Setup of job 3663:
==> flow/design.v <==
module comparator 
#(
  parameter DATA_WIDTH  = 16,
  parameter BINARY_TREE = 1,
  parameter NUM_INPUTS  = 16
)
(
  input  logic [NUM_INPUTS-1:0][DATA_WIDTH-1 : 0] cmp_ip,
  output logic [$clog2(NUM_INPUTS)-1 :0]  out
);
  generate if (BINARY_TREE == 0) begin
    always_comb begin
      out      = '0;
      for (int i =0; i < NUM_INPUTS; ++i) begin
        if (cmp_ip[i] > cmp_ip[out]) begin
          out      = i;
        end
      end
    end
  end else begin
    logic [$clog2(NUM_INPUTS)-1 : 0] out_stg[$clog2(NUM_INPUTS) + 1][NUM_INPUTS];
    logic [DATA_WIDTH-1 : 0]         cmp_stg[$clog2(NUM_INPUTS) + 1][NUM_INPUTS];
    always_comb begin
      for (int i = 0; i < NUM_INPUTS; i++) begin
        cmp_stg[0][i]  = cmp_ip[i];
        out_stg[0][i]  = i;
      end
      for (int i = 0;i < $clog2(NUM_INPUTS); i++) begin
        for (int j = 0;j < NUM_INPUTS; ++j) begin
          out_stg[i+1][j]    = 'X;
          cmp_stg[i+1][j]    = 'X;
        end
      end
      for (int i = 0;i < $clog2(NUM_INPUTS); i++) begin
        for (int j = 0;j < (NUM_INPUTS/2**i); j= j+2) begin
          if (cmp_stg[i][j] > cmp_stg[i][j+1]) begin
            out_stg[i+1][j/2]    = out_stg[i][j];
            cmp_stg[i+1][j/2]    = cmp_stg[i][j];
          end else begin
            out_stg[i+1][j/2]    = out_stg[i][j+1];
            cmp_stg[i+1][j/2]    = cmp_stg[i][j+1];
          end
        end
      end
      out   = out_stg[$clog2(NUM_INPUTS)][0];
    end
  end
  endgenerate
endmodule
module argmax16 (
  input  logic         clk,
  input  logic         rstn,        
  input  logic         in_valid,
  input  logic [255:0] in_data,     
  output logic         out_valid,
  output logic [3:0]   out_idx
);
  logic [255:0] data_q;
  logic         valid_q;
  logic [3:0]   idx_c;
  always_ff @(posedge clk or negedge rstn) begin
    if (!rstn) begin
      valid_q   <= 1'b0;
      out_valid <= 1'b0;
    end else begin
      valid_q   <= in_valid;
      out_valid <= valid_q;
    end
  end
  always_ff @(posedge clk) begin
    data_q  <= in_data;
    out_idx <= idx_c;
  end
  comparator #(
    .DATA_WIDTH  (16),
    .BINARY_TREE (1),
    .NUM_INPUTS  (16)
  ) u_cmp (
    .cmp_ip (data_q),
    .out    (idx_c)
  );
endmodule
make LEC_CHECK=0 ABC_AREA=1 CAP_MARGIN=30 CELL_PAD_IN_SITES_DETAIL_PLACEMENT=1 CELL_PAD_IN_SITES_GLOBAL_PLACEMENT=3 CORE_MARGIN=8 CORE_UTILIZATION=68 CTS_CLUSTER_DIAMETER=243 CTS_CLUSTER_SIZE=39 GPL_TIMING_DRIVEN=1 MAX_ROUTING_LAYER=met4 PLACE_DENSITY=0.67 SLEW_MARGIN=5 TNS_END_PERCENT=40 finish   # period 6.89 ns
run.sh (not shown) runs the stock make flow with config.mk's settings and CLKGATE_MAP_FILE=.
Job 3663: aborted in global placement without I/O (3_1_place_gp_skip_io) (tool error)
Input changes introduced in job 8038 (baseline for comparison: job 3663):
Settings: a change of CAP_MARGIN from 30 to 20; a deleted CELL_PAD_IN_SITES_GLOBAL_PLACEMENT that had been 3; a change of MAX_ROUTING_LAYER from met4 to met5; an added HOLD_SLACK_MARGIN of 0.28; a change of TNS_END_PERCENT from 40 to 55; a deleted CELL_PAD_IN_SITES_DETAIL_PLACEMENT that had been 1; a change of CORE_MARGIN from 8 to 2; a change of SLEW_MARGIN from 5 to 20; a change of PLACE_DENSITY from 0.67 to 0.78; a change of the clock period (ns, I/O delays scaled along) from 6.89 to 5.35.
Results
Job 8038 did not finish; a tool error ended it in clock tree synthesis (4_1_cts).
Diff job 3663 -> job 8038: synthesized area per cell ~0 delta; count of library flops with an enable pin comparable; count of distinct cell types in the synthesized netlist roughly the same.
From job 8038 to job 3663, adder and majority gate portion of the synthesized area did not move at all.
Reported for job 3663 and job 8038, cell area after technology mapping turned out identical to the last digit.
Diff job 3663 -> job 8038: synthesized instance count shows no meaningful change, die size shows a reduction of about 14%, synthesized-area fraction occupied by ao, oa, aoi and oai cells shows no meaningful change, die width shows a reduction of about 7%, post-synthesis chip area from yosys shows no meaningful change.
What job 3663 reported for die span in y has to be multiplied by 0.927 to get the figure for job 8038.
Edits applied to the flow inputs when going from job 8038 to job 4446:
Settings: clearing CTS_CLUSTER_DIAMETER, which used to be 243; clearing PLACE_DENSITY, which used to be 0.78; clearing HOLD_SLACK_MARGIN, which used to be 0.28; clearing CTS_CLUSTER_SIZE, which used to be 39; swapping 68 for 58 in CORE_UTILIZATION; clearing TNS_END_PERCENT, which used to be 55; clearing GPL_TIMING_DRIVEN, which used to be 1; clearing ABC_AREA, which used to be 1; clearing MAX_ROUTING_LAYER, which used to be met5; swapping 5.35 for 4.43 in the clock period (ns, I/O delays scaled along).
### Flow results
Tool error DPL-0038 stopped job 4446 during global routing (5_1_grt); no final results. Looking only at post-synthesis share of cell area spent on and, or, nand and nor gates, and setting everything else aside, the higher value of job 8038 and job 4446 goes to job 8038. Instance tally after logic synthesis in job 4446 vs job 8038: down about 28%. Diff job 8038 -> job 4446: synthesized area saw a decrease, chip width now sits higher, chip area now sits higher, synthesized-area fraction occupied by ao, oa, aoi and oai cells shows an increase of 11 points.

* * *

RTL: the design.v shown in full above, as it stands there.
make LEC_CHECK=0 ABC_AREA=1 CAP_MARGIN=15 CELL_PAD_IN_SITES_GLOBAL_PLACEMENT=2 CORE_ASPECT_RATIO=1.11 CORE_MARGIN=3 CORE_UTILIZATION=63 CTS_CLUSTER_SIZE=88 GPL_TIMING_DRIVEN=0 MAX_ROUTING_LAYER=met5 MIN_ROUTING_LAYER=met1 PLACE_DENSITY_LB_ADDON=0.14 SLEW_MARGIN=20 TNS_END_PERCENT=65 finish   # period 4.86 ns
The starting point never finished: it broke off in global placement without I/O (FLW-0024).
Then changed:
==> flow/config.mk (replaced) <==
export PLATFORM = sky130hd
export DESIGN_NAME = argmax16
export DESIGN_NICKNAME = argmax16
export VERILOG_FILES = /design/flow/design.v
export SDC_FILE = /design/flow/constraint.sdc
export NUM_CORES = 4
export LEC_CHECK = 0
export CAP_MARGIN = 20
export CORE_MARGIN = 2
export CORE_UTILIZATION = 40
export SLEW_MARGIN = 20
==> flow/constraint.sdc (replaced) <==
create_clock -name core_clock -period 7.97 [get_ports {clk}]
set_input_delay 1.5940 -clock core_clock [delete_from_list [all_inputs] [get_ports {clk}]]
set_output_delay 1.5940 -clock core_clock [all_outputs]
set_load 0.01 [all_outputs]
The new run went through all stages and came out clean.
Die area came out higher by well over a third.
Area after synthesis fell by a little under a tenth.
Synthesized cell count is lower by a quarter to a third.
Then changed:
--- a/flow/config.mk
+++ b/flow/config.mk
@@ -7,0 +8 @@
+export ABC_AREA = 1
@@ -10 +11,6 @@
-export CORE_UTILIZATION = 40
+export CORE_UTILIZATION = 72
+export CTS_CLUSTER_DIAMETER = 381
+export CTS_CLUSTER_SIZE = 36
+export HOLD_SLACK_MARGIN = 0.3
+export PLACE_DENSITY_LB_ADDON = 0.13
+export SETUP_SLACK_MARGIN = 1.11
==> flow/constraint.sdc (replaced) <==
create_clock -name core_clock -period 3.77 [get_ports {clk}]
set_input_delay 0.7540 -clock core_clock [delete_from_list [all_inputs] [get_ports {clk}]]
set_output_delay 0.7540 -clock core_clock [all_outputs]
set_load 0.01 [all_outputs]
After rerunning: With this change the flow failed in detailed placement, error DPL-0038. Area after synthesis is higher by 9.0%. Die size decreases by 39%. Synthesized cell count is higher by 39%.

* * *

## sierra
Starts from the design.v that is shown in full above.
clock: 3.99 ns
lec_check: 0
cap_margin: 20
core_margin: 2
core_utilization: 62
cts_cluster_diameter: 382
cts_cluster_size: 98
place_density: 0.36
setup_slack_margin: 0.7
slew_margin: 20
Tool error DPL-0033 stopped sierra during clock tree synthesis; no final results.
[inputs] fjord vs sierra
# sierra
export LEC_CHECK = 0
export CAP_MARGIN = 20
export CORE_MARGIN = 2
export CORE_UTILIZATION = 62
export CTS_CLUSTER_DIAMETER = 382
export CTS_CLUSTER_SIZE = 98
export PLACE_DENSITY = 0.36
export SETUP_SLACK_MARGIN = 0.7
export SLEW_MARGIN = 20
create_clock -name core_clock -period 3.99 [get_ports {clk}]
# fjord
export LEC_CHECK = 0
export CAP_MARGIN = 20
export CORE_MARGIN = 2
export CORE_UTILIZATION = 54
export PLACE_DENSITY_LB_ADDON = 0.04
export SETUP_SLACK_MARGIN = 1.26
export SLEW_MARGIN = 20
export TNS_END_PERCENT = 5
create_clock -name core_clock -period 4.43 [get_ports {clk}]
Ran to the end and failed final checks on negative setup slack: fjord. Comparing sierra and fjord, total cell area at the placement stage is lower on sierra. sierra → fjord: adder and majority gate portion of the synthesized area closely matched the old numbers; vertical die dimension saw an increase; row count increased by 7.4% relative to the old numbers; die area moved up. From sierra to fjord the numbers moved as follows: placed wire-length estimate went down, worst-case setup slack after placement went up, number of placed cells counting well taps went up, mapped cell area did not really move, area of the core went up.
#### Input delta (amber over fjord)
# fjord
export LEC_CHECK = 0
export CAP_MARGIN = 20
export CORE_MARGIN = 2
export CORE_UTILIZATION = 54
export PLACE_DENSITY_LB_ADDON = 0.04
export SETUP_SLACK_MARGIN = 1.26
export SLEW_MARGIN = 20
export TNS_END_PERCENT = 5
create_clock -name core_clock -period 4.43 [get_ports {clk}]
# amber
export LEC_CHECK = 0
export CAP_MARGIN = 20
export CORE_MARGIN = 2
export CORE_UTILIZATION = 48
export SETUP_SLACK_MARGIN = 1.29
export SLEW_MARGIN = 20
create_clock -name core_clock -period 4.43 [get_ports {clk}]
### Flow results
Although amber finished all stages, its layout failed final checks on negative setup slack.
amber vs fjord on final estimated routing congestion in global placement: amber is the lower one.
fjord → amber: layout overhead on the synthesized area now sits higher, worst setup slack +0.55 ns.
The run showing the greater fraction of area in registers is fjord.
amber vs. fjord: final cell count without fillers higher; final design area excluding fillers higher; upper clock frequency limit higher.
Side by side, routing usage on met1 turned out lower in amber than in fjord.
Cell depth of the worst flop-to-flop path (amber over fjord): decrease, 3
Re portion of total power attributed to the clock network: amber is 0.5 points down on fjord.
#### Input delta (cedar over amber)
# amber
export LEC_CHECK = 0
export CAP_MARGIN = 20
export CORE_MARGIN = 2
export CORE_UTILIZATION = 48
export SETUP_SLACK_MARGIN = 1.29
export SLEW_MARGIN = 20
create_clock -name core_clock -period 4.43 [get_ports {clk}]
# cedar
export LEC_CHECK = 0
export CAP_MARGIN = 20
export CORE_ASPECT_RATIO = 1.89
export CORE_MARGIN = 10
export CORE_UTILIZATION = 40
export CTS_CLUSTER_SIZE = 91
export MAX_ROUTING_LAYER = met4
export SLEW_MARGIN = 20
create_clock -name core_clock -period 7.15 [get_ports {clk}]
Results
- In cedar the implementation completed, yet the final layout does not meet the checks, the culprit being negative setup slack.
- cedar packs its core more loosely than amber.
- Highest fanout seen on the critical path down 1 in cedar wrt amber
- cedar vs. amber: peak ir drop on the vdd network down about 25%, sequential share of layout area up 1.8 points, global placer's final weighted congestion up about 2%.
- Compared to amber, the router laid down more metal wire for cedar.

* * *

Starts from the design.v that is shown in full above.
Settings: LEC_CHECK=0, CAP_MARGIN=20, CORE_MARGIN=2, CORE_UTILIZATION=58, CTS_CLUSTER_SIZE=51, HOLD_SLACK_MARGIN=0.29, PLACE_DENSITY_LB_ADDON=0.04, SETUP_SLACK_MARGIN=1.26, SLEW_MARGIN=20, TNS_END_PERCENT=5; clock period 4.43 ns.
The baseline ended with an error in 5_1_grt on GRT-0232.
Edit:
Settings changed: CORE_UTILIZATION 58 to 53, CTS_CLUSTER_SIZE 51 to 100, HOLD_SLACK_MARGIN 0.29 to not set, PLACE_DENSITY_LB_ADDON 0.04 to not set, SETUP_SLACK_MARGIN 1.26 to 1.29.
=>
- Now the flow ran to the end with violations: setup timing
- synthesized cell count is unchanged
- area after synthesis stays the same
- die area went up by roughly a tenth
Edit:
Settings changed: CORE_UTILIZATION 53 to 31, CTS_CLUSTER_SIZE 100 to not set, SETUP_SLACK_MARGIN 1.29 to not set, TNS_END_PERCENT 5 to not set.
Clock period 4.43 ns to 7.97 ns, I/O delays scaled along.
What happened: Now the flow went through all stages and came out clean; power decreases by 54%; cell area decreases by 17%; die size increases by 69%; wire length decreases by 26%; clock-buffer cell count increases by 6; worst hold slack is better by 7.2 ps; area after synthesis is unchanged; sequential share of layout area increases by 4.8 points; synthesized cell count does not change; setup slack is better by 3800 ps.
Edit:
Settings changed: CORE_UTILIZATION 31 to 72, CTS_CLUSTER_SIZE set to 36, SETUP_SLACK_MARGIN set to 0.68.
Clock period 7.97 ns to 4.33 ns, I/O delays scaled along.
Effect: The changed run died in 3_5_place_dp (DPL-0038). Area after synthesis is unchanged. Die size decreases by 56%. Synthesized cell count does not change.

* * *

== job 5397 ==
Starts from the design.v that is shown in full above.
make LEC_CHECK=0 ABC_AREA=0 CAP_MARGIN=10 CELL_PAD_IN_SITES_GLOBAL_PLACEMENT=3 CORE_ASPECT_RATIO=0.61 CORE_MARGIN=10 CORE_UTILIZATION=40 CTS_CLUSTER_SIZE=91 GPL_ROUTABILITY_DRIVEN=0 GPL_TIMING_DRIVEN=0 HOLD_SLACK_MARGIN=0.05 MAX_ROUTING_LAYER=met5 MIN_ROUTING_LAYER=met2 SLEW_MARGIN=20 TNS_END_PERCENT=95 finish   # period 7.15 ns
Job 5397 -> stages 100% | layout checks FAIL | negative setup slack
Relative to job 5397, the following input files were edited for job 5194:
Settings: removing GPL_TIMING_DRIVEN (formerly 0); changing CAP_MARGIN from 10 to 20; removing HOLD_SLACK_MARGIN (formerly 0.05); removing CORE_ASPECT_RATIO (formerly 0.61); removing GPL_ROUTABILITY_DRIVEN (formerly 0); removing ABC_AREA (formerly 0); removing TNS_END_PERCENT (formerly 95); removing CTS_CLUSTER_SIZE (formerly 91); changing CORE_MARGIN from 10 to 2; removing MIN_ROUTING_LAYER (formerly met2); removing CELL_PAD_IN_SITES_GLOBAL_PLACEMENT (formerly 3); removing MAX_ROUTING_LAYER (formerly met5); changing the clock period (ns, I/O delays scaled along) from 7.15 to 8.5.
[summary]
Job 5194: all stages complete, timing, DRC and antenna checks passed
The flow for job 5397 finished, though final verification flagged negative setup slack.
Job 5194: peak fanout along the critical path is 27 higher than what job 5397 reported.
Worst hold slack in job 5194 is 0.013 ns higher than in job 5397
Job 5194 vs. job 5397: pre-CTS worst setup slack rose by 1.91 ns, design area fell by about 13%.
Looking at max-slew headroom at the worst pin across job 5397 and job 5194, the one that comes out higher is job 5397.
Diff job 5397..job 5194 | multiplexer fraction of the synthesized cell area | unchanged
The lower final-layout non-clock buffer area share came out of job 5194.
Taking job 5397 over job 5194, the maximum resistive drop on vdd ratio works out to 1.15.
In job 5194, the net switching component of the power came out 33% below the value in job 5397.
Modified inputs, job 9420 compared to job 5194
Settings: CORE_UTILIZATION now 63, was 40; PLACE_DENSITY_LB_ADDON now 0.29, previously not set.
Findings:
Job 9420 finished all stages; the layout is clean. Going from job 5194 to job 9420, average detailed-routed wire length per instance grows by 14%. Summary of job 9420 over job 5194: total detailed-routing wirelength higher, setup slack lower, global-route wire length before repair higher. Summary: with job 5194 as the reference, number of standard cells in the final layout excluding fillers in job 9420 moved down by a little under 10%. In terms of largest clock skew in the final design, job 9420 and job 5194 differ only marginally. Job 9420 vs job 5194, final HPWL from detailed placement went down by 1400 um. Number of buffers added by the clock tree synthesis step: job 9420 vs job 5194 down 10%. Relative to job 5194, post-route standard cell area excluding fillers decreased by 1.3% in job 9420.

* * *

== run Y ==
Starts from the design.v that is shown in full above.
clock: 7.15 ns
lec_check: 0
cap_margin: 0
core_aspect_ratio: 0.87
core_margin: 10
core_utilization: 40
cts_cluster_size: 91
gpl_timing_driven: 0
hold_slack_margin: 0.05
max_routing_layer: met4
setup_slack_margin: 0.77
slew_margin: 20
No crash in run Y: every stage finished, but the layout fails its final checks due to setup timing.
Input-level comparison between run H and run Y:
- clearing CTS_CLUSTER_SIZE, which used to be 91
- clearing GPL_TIMING_DRIVEN, which used to be 0
- swapping 10 for 2 in CORE_MARGIN
- swapping 40 for 50 in CORE_UTILIZATION
- clearing SETUP_SLACK_MARGIN, which used to be 0.77
- clearing CORE_ASPECT_RATIO, which used to be 0.87
- clearing MAX_ROUTING_LAYER, which used to be met4
- clearing HOLD_SLACK_MARGIN, which used to be 0.05
- swapping 0 for 20 in CAP_MARGIN
- putting TNS_END_PERCENT at 5 where nothing was set
- swapping 7.15 for 4.43 in the clock period (ns, I/O delays scaled along)
==> results <==
| run H | all stages done | FAIL | setup timing |
Although run Y finished all stages, its layout failed final checks on setup timing.
Delta (run H minus run Y): die size saw a decrease, highest achievable clock rate saw an increase.
Critical path launch point: data_q[113]$_DFF_P_ -> run Y, data_q[27]$_DFF_P_ -> run H
Run H falls short of run Y in final routed wirelength across all metal layers.
Delta (run H minus run Y): count of clock buffers in the final design has increased, final standard cell area without fillers has increased.
Looking at non-clock buffer count, run H sits 64% above run Y.
Share of the clock period used by the worst path after layout is higher on run H
Fraction of area in registers (run H over run Y): decrease, 0.79 points
Power figures rest on the tool's default switching activity, not on a simulated workload.
